==> job 5831 <==
// battleship
module battleship(
input wire clk,
input wire rst,  
input wire ARDUINO_A0,    
input wire ARDUINO_A1,    
input wire ARDUINO_A2,    
input wire ARDUINO_A3,    
output reg ARDUINO_IO0,   
output reg ARDUINO_IO1,   
output reg ARDUINO_IO2,   
output reg ARDUINO_IO6,   
output reg ARDUINO_IO7,   
output reg ARDUINO_IO8,   
output reg ARDUINO_IO9,   
output reg ARDUINO_IO10,  
output reg ARDUINO_IO11,  
output reg ARDUINO_A4,  
output reg ARDUINO_A5,  
output reg PMOD1_D0_P,  
output reg PMOD1_D0_N,  
output reg PMOD1_D1_P,  
output reg PMOD1_D1_N,  
output reg PMOD1_D2_P,  
output reg PMOD1_D2_N,  
output reg PMOD2_D0_P,  
output reg PMOD2_D0_N,  
output reg PMOD2_D1_P,  
output reg PMOD2_D2_P,  
output reg PMOD2_D2_N,  
output reg PMOD2_D3_P,  
output reg ARDUINO_IO3,   
output reg ARDUINO_IO4,   
output reg ARDUINO_IO5    
);
clock: 2.53 ns
lec_check: 0
abc_area: 1
cap_margin: 20
core_aspect_ratio: 1.53
core_margin: 2
core_utilization: 72
cts_cluster_diameter: 393
cts_cluster_size: 98
place_density_lb_addon: 0.01
slew_margin: 20
tns_end_percent: 5
run.sh (not shown) runs the stock make flow with config.mk's settings and CLKGATE_MAP_FILE=.
==> job 6855 (differences from job 5831) <==
- CORE_ASPECT_RATIO: 1.53 -> unset
- CORE_UTILIZATION: 72 -> 45
- CTS_CLUSTER_DIAMETER: 393 -> unset
- CTS_CLUSTER_SIZE: 98 -> unset
- PLACE_DENSITY_LB_ADDON: 0.01 -> unset
- TNS_END_PERCENT: 5 -> unset
==> flow/constraint.sdc (replaced) <==
create_clock -name core_clock -period 1.76 [get_ports {clk}]
set_input_delay 0.3520 -clock core_clock [delete_from_list [all_inputs] [get_ports {clk}]]
set_output_delay 0.3520 -clock core_clock [all_outputs]
set_load 0.01 [all_outputs]
==> job 2200 (differences from job 5831) <==
- ABC_AREA: 1 -> unset
- CORE_ASPECT_RATIO: 1.53 -> unset
- CORE_UTILIZATION: 72 -> 69
- CTS_CLUSTER_DIAMETER: 393 -> unset
- CTS_CLUSTER_SIZE: 98 -> unset
- PLACE_DENSITY_LB_ADDON: 0.01 -> unset
- TNS_END_PERCENT: 5 -> unset
==> flow/constraint.sdc (replaced) <==
create_clock -name core_clock -period 3.41 [get_ports {clk}]
set_input_delay 0.6820 -clock core_clock [delete_from_list [all_inputs] [get_ports {clk}]]
set_output_delay 0.6820 -clock core_clock [all_outputs]
set_load 0.01 [all_outputs]
==> job 7177 (differences from job 5831) <==
- CORE_ASPECT_RATIO: 1.53 -> unset
- CORE_UTILIZATION: 72 -> 65
- CTS_CLUSTER_DIAMETER: 393 -> unset
- PLACE_DENSITY_LB_ADDON: 0.01 -> unset
- TNS_END_PERCENT: 5 -> unset
==> flow/constraint.sdc (replaced) <==
create_clock -name core_clock -period 2.82 [get_ports {clk}]
set_input_delay 0.5640 -clock core_clock [delete_from_list [all_inputs] [get_ports {clk}]]
set_output_delay 0.5640 -clock core_clock [all_outputs]
set_load 0.01 [all_outputs]
==> results <==
The lowest register-to-register slack belongs to job 6855, the highest to job 2200.
The highest first-iteration DRC count belongs to job 5831, the lowest to job 6855.
Job 2200 finished clean. Job 7177 produced a layout that fails on negative setup slack. Job 5831 reached the layout checks and failed them: negative setup slack. Job 6855 produced a layout that fails on negative setup slack.
Synthesized cell count is the same in job 7177 and job 6855.
In job 7177 the combinational power is larger than in job 2200, by 83%.

---

==> v29: inputs <==
Starting RTL as in the previous note.
// battleship
module battleship(
input wire clk,
input wire rst,  
input wire ARDUINO_A0,    
input wire ARDUINO_A1,    
input wire ARDUINO_A2,    
input wire ARDUINO_A3,    
output reg ARDUINO_IO0,   
output reg ARDUINO_IO1,   
output reg ARDUINO_IO2,   
output reg ARDUINO_IO6,   
output reg ARDUINO_IO7,   
output reg ARDUINO_IO8,   
output reg ARDUINO_IO9,   
output reg ARDUINO_IO10,  
output reg ARDUINO_IO11,  
output reg ARDUINO_A4,  
output reg ARDUINO_A5,  
output reg PMOD1_D0_P,  
output reg PMOD1_D0_N,  
output reg PMOD1_D1_P,  
output reg PMOD1_D1_N,  
output reg PMOD1_D2_P,  
output reg PMOD1_D2_N,  
output reg PMOD2_D0_P,  
output reg PMOD2_D0_N,  
output reg PMOD2_D1_P,  
output reg PMOD2_D2_P,  
output reg PMOD2_D2_N,  
output reg PMOD2_D3_P,  
output reg ARDUINO_IO3,   
output reg ARDUINO_IO4,   
output reg ARDUINO_IO5    
);
clock: 4.6 ns
lec_check: 0
cap_margin: 0
core_margin: 2
core_utilization: 72
cts_cluster_diameter: 370
cts_cluster_size: 36
max_routing_layer: met4
min_routing_layer: met1
setup_slack_margin: 1.33
slew_margin: 20
==> v11 (differences from v29) <==
- CAP_MARGIN: 0 -> 20
- CORE_UTILIZATION: 72 -> 52
- CTS_CLUSTER_DIAMETER: 370 -> 63
- CTS_CLUSTER_SIZE: 36 -> 45
- PLACE_DENSITY_LB_ADDON: default -> 0.03
- SETUP_SLACK_MARGIN: 1.33 -> 1.26
==> impl_metrics.ini <==
; physical design summary
[layout]
area_growth_syn_to_layout_pct = 15.3
seq_area_share_pct = 35.5

[pwr]
comb-power_mw = 0.0672
p_int_mw = 2.49

[timing]
fin_skew_ns = 0.0128

[run_status]
status = timing/DRC/antenna clean

[worst_setup_path]
reg2reg_from = inputRow[2]$_DFF_P_
required_ns = 4.98
[end of results for v29]
==> impl_metrics.ini <==
; physical design summary
[run_status]
status = timing/DRC/antenna clean

[pwr]
p_sw_share_pct = 22.4
pwr.group.clock_mw = 1.39
p_int_mw = 2.43

[cts]
cts_made_buffers = 17
max-clock-path-buffers = 2
h-tree-depth = 4

[worst_setup_path]
reg2reg_from = inputRow[1]$_DFF_P_
required_ns = 4.92

[timing]
fin_skew_ns = 0.00848
[end of results for v11]

---

==> juniper <==
battleship again, from the RTL that the note above started with.
clock: 2.47 ns
lec_check: 0
abc_area: 1
cap_margin: 20
core_margin: 2
core_utilization: 72
hold_slack_margin: -0.1
place_density: 0.35
setup_slack_margin: 0.71
slew_margin: 20
tns_end_percent: 5
==> nickel (differences from juniper) <==
Settings changed: CORE_UTILIZATION 72 to 64, HOLD_SLACK_MARGIN -0.1 to not set, PLACE_DENSITY 0.35 to not set, SETUP_SLACK_MARGIN 0.71 to not set, TNS_END_PERCENT 5 to not set.
==> flow/constraint.sdc (replaced) <==
create_clock -name core_clock -period 3.28 [get_ports {clk}]
set_input_delay 0.6560 -clock core_clock [delete_from_list [all_inputs] [get_ports {clk}]]
set_output_delay 0.6560 -clock core_clock [all_outputs]
set_load 0.01 [all_outputs]
==> Changelog: implementation <==
## Implementation

* Starting Density at 74.2%
* Tool error: [ERROR GRT-0232] Routing congestion too high. Check the congestion heatmap in the GUI.
* Status: aborted with a tool error
* Total congestion overflow at 1
* Die X at 124 µm
* Exit stage: 5_1_grt
(the above is from juniper)
==> Changelog: implementation <==
### Metrics

* Status: timing/DRC/antenna clean
* Sequential Area at 3950 µm²
* Total congestion overflow at 0
* Reg power frac at between 50% and 60%
* Detailed placer's ending HPWL at about 19000 µm
* Tool warning count at 48
(the above is from nickel)

---

==> try-violet: inputs <==
battleship again, from the RTL that the note above started with.
Settings: LEC_CHECK=0, CAP_MARGIN=20, CELL_PAD_IN_SITES_DETAIL_PLACEMENT=1, CORE_MARGIN=2, CORE_UTILIZATION=27, CTS_CLUSTER_DIAMETER=207, CTS_CLUSTER_SIZE=65, GPL_ROUTABILITY_DRIVEN=1, HOLD_SLACK_MARGIN=0.08, PLACE_DENSITY_LB_ADDON=0.26, SETUP_SLACK_MARGIN=0.87, SLEW_MARGIN=20; clock period 2.93 ns.
==> try-garnet: changes against try-violet <==
ABC_AREA = 1   (was default)
CELL_PAD_IN_SITES_DETAIL_PLACEMENT = default   (was 1)
CORE_UTILIZATION = 72   (was 27)
CTS_CLUSTER_DIAMETER = 79   (was 207)
CTS_CLUSTER_SIZE = default   (was 65)
GPL_ROUTABILITY_DRIVEN = default   (was 1)
HOLD_SLACK_MARGIN = default   (was 0.08)
PLACE_DENSITY_LB_ADDON = default   (was 0.26)
SETUP_SLACK_MARGIN = default   (was 0.87)
==> flow/constraint.sdc (replaced) <==
create_clock -name core_clock -period 3.41 [get_ports {clk}]
set_input_delay 0.6820 -clock core_clock [delete_from_list [all_inputs] [get_ports {clk}]]
set_output_delay 0.6820 -clock core_clock [all_outputs]
set_load 0.01 [all_outputs]
==> try-quartz: changes against try-violet <==
CELL_PAD_IN_SITES_DETAIL_PLACEMENT = default   (was 1)
CORE_UTILIZATION = 40   (was 27)
CTS_CLUSTER_DIAMETER = default   (was 207)
CTS_CLUSTER_SIZE = default   (was 65)
GPL_ROUTABILITY_DRIVEN = default   (was 1)
HOLD_SLACK_MARGIN = default   (was 0.08)
PLACE_DENSITY_LB_ADDON = default   (was 0.26)
SETUP_SLACK_MARGIN = default   (was 0.87)
==> flow/constraint.sdc (replaced) <==
create_clock -name core_clock -period 5.0 [get_ports {clk}]
set_input_delay 1.0000 -clock core_clock [delete_from_list [all_inputs] [get_ports {clk}]]
set_output_delay 1.0000 -clock core_clock [all_outputs]
set_load 0.01 [all_outputs]
==> Slide: Implementation Results <==
Flow Results at a Glance

Outcome
  – Status: complete, no violations

Floorplanning
  – Core Density at Floorplan: 0.7419

Logic synthesis
  – Post-synth top cells: nand2_1 (306), inv_1 (246), nor2_1 (217)
  – Cell Type Count: 52

Critical path
  – Worst EP arrival: 3.57 ns

Cells and area
  – Register area: 3944 sq um

Detailed routing
  – Vias after detailed routing: 10100
(the above is from try-garnet)
==> Slide: Implementation Results <==
Flow Results at a Glance

Outcome
  – Status: failed layout checks
  – Layout check faults: negative setup slack

Logic synthesis
  – Cell Type Count: 77
  – Post-synth top cells: dfxtp_1 (170), nor2_1 (163), nand2_1 (151)
  – Simple Share, Synth: 0.2772

Floorplanning
  – Core Density at Floorplan: 0.2725

STA
  – Post-route setup slack: -0.5643 ns
  – Finish-stage setup viols: 54

Detailed routing
  – Vias after detailed routing: 9157
(the above is from try-violet)
==> Slide: Implementation Results <==
Flow Results at a Glance

Cells and area
  – Post-Layout Cell Count: 1502
  – Register area: 3944 sq um
  – Largest class: combinational gates

Floorplanning
  – Die Height: 159.3 um
  – Core Density at Floorplan: 0.4097

Clock tree
  – Post CTS Setup Buffer Count: 0

Logic synthesis
  – Post-synth top cells: dfxtp_1 (170), nor2_1 (163), nand2_1 (151)

Power and ir drop
  – Leakage power: 4.010 nW

Critical path
  – Worst EP arrival: 4.60 ns
  – RR Endpoint: gameLogicState[3]

Detailed routing
  – Vias after detailed routing: 8038

Outcome
  – Status: complete, no violations
(the above is from try-quartz)
No activity file was given, so power comes from the tool's default toggle rates.
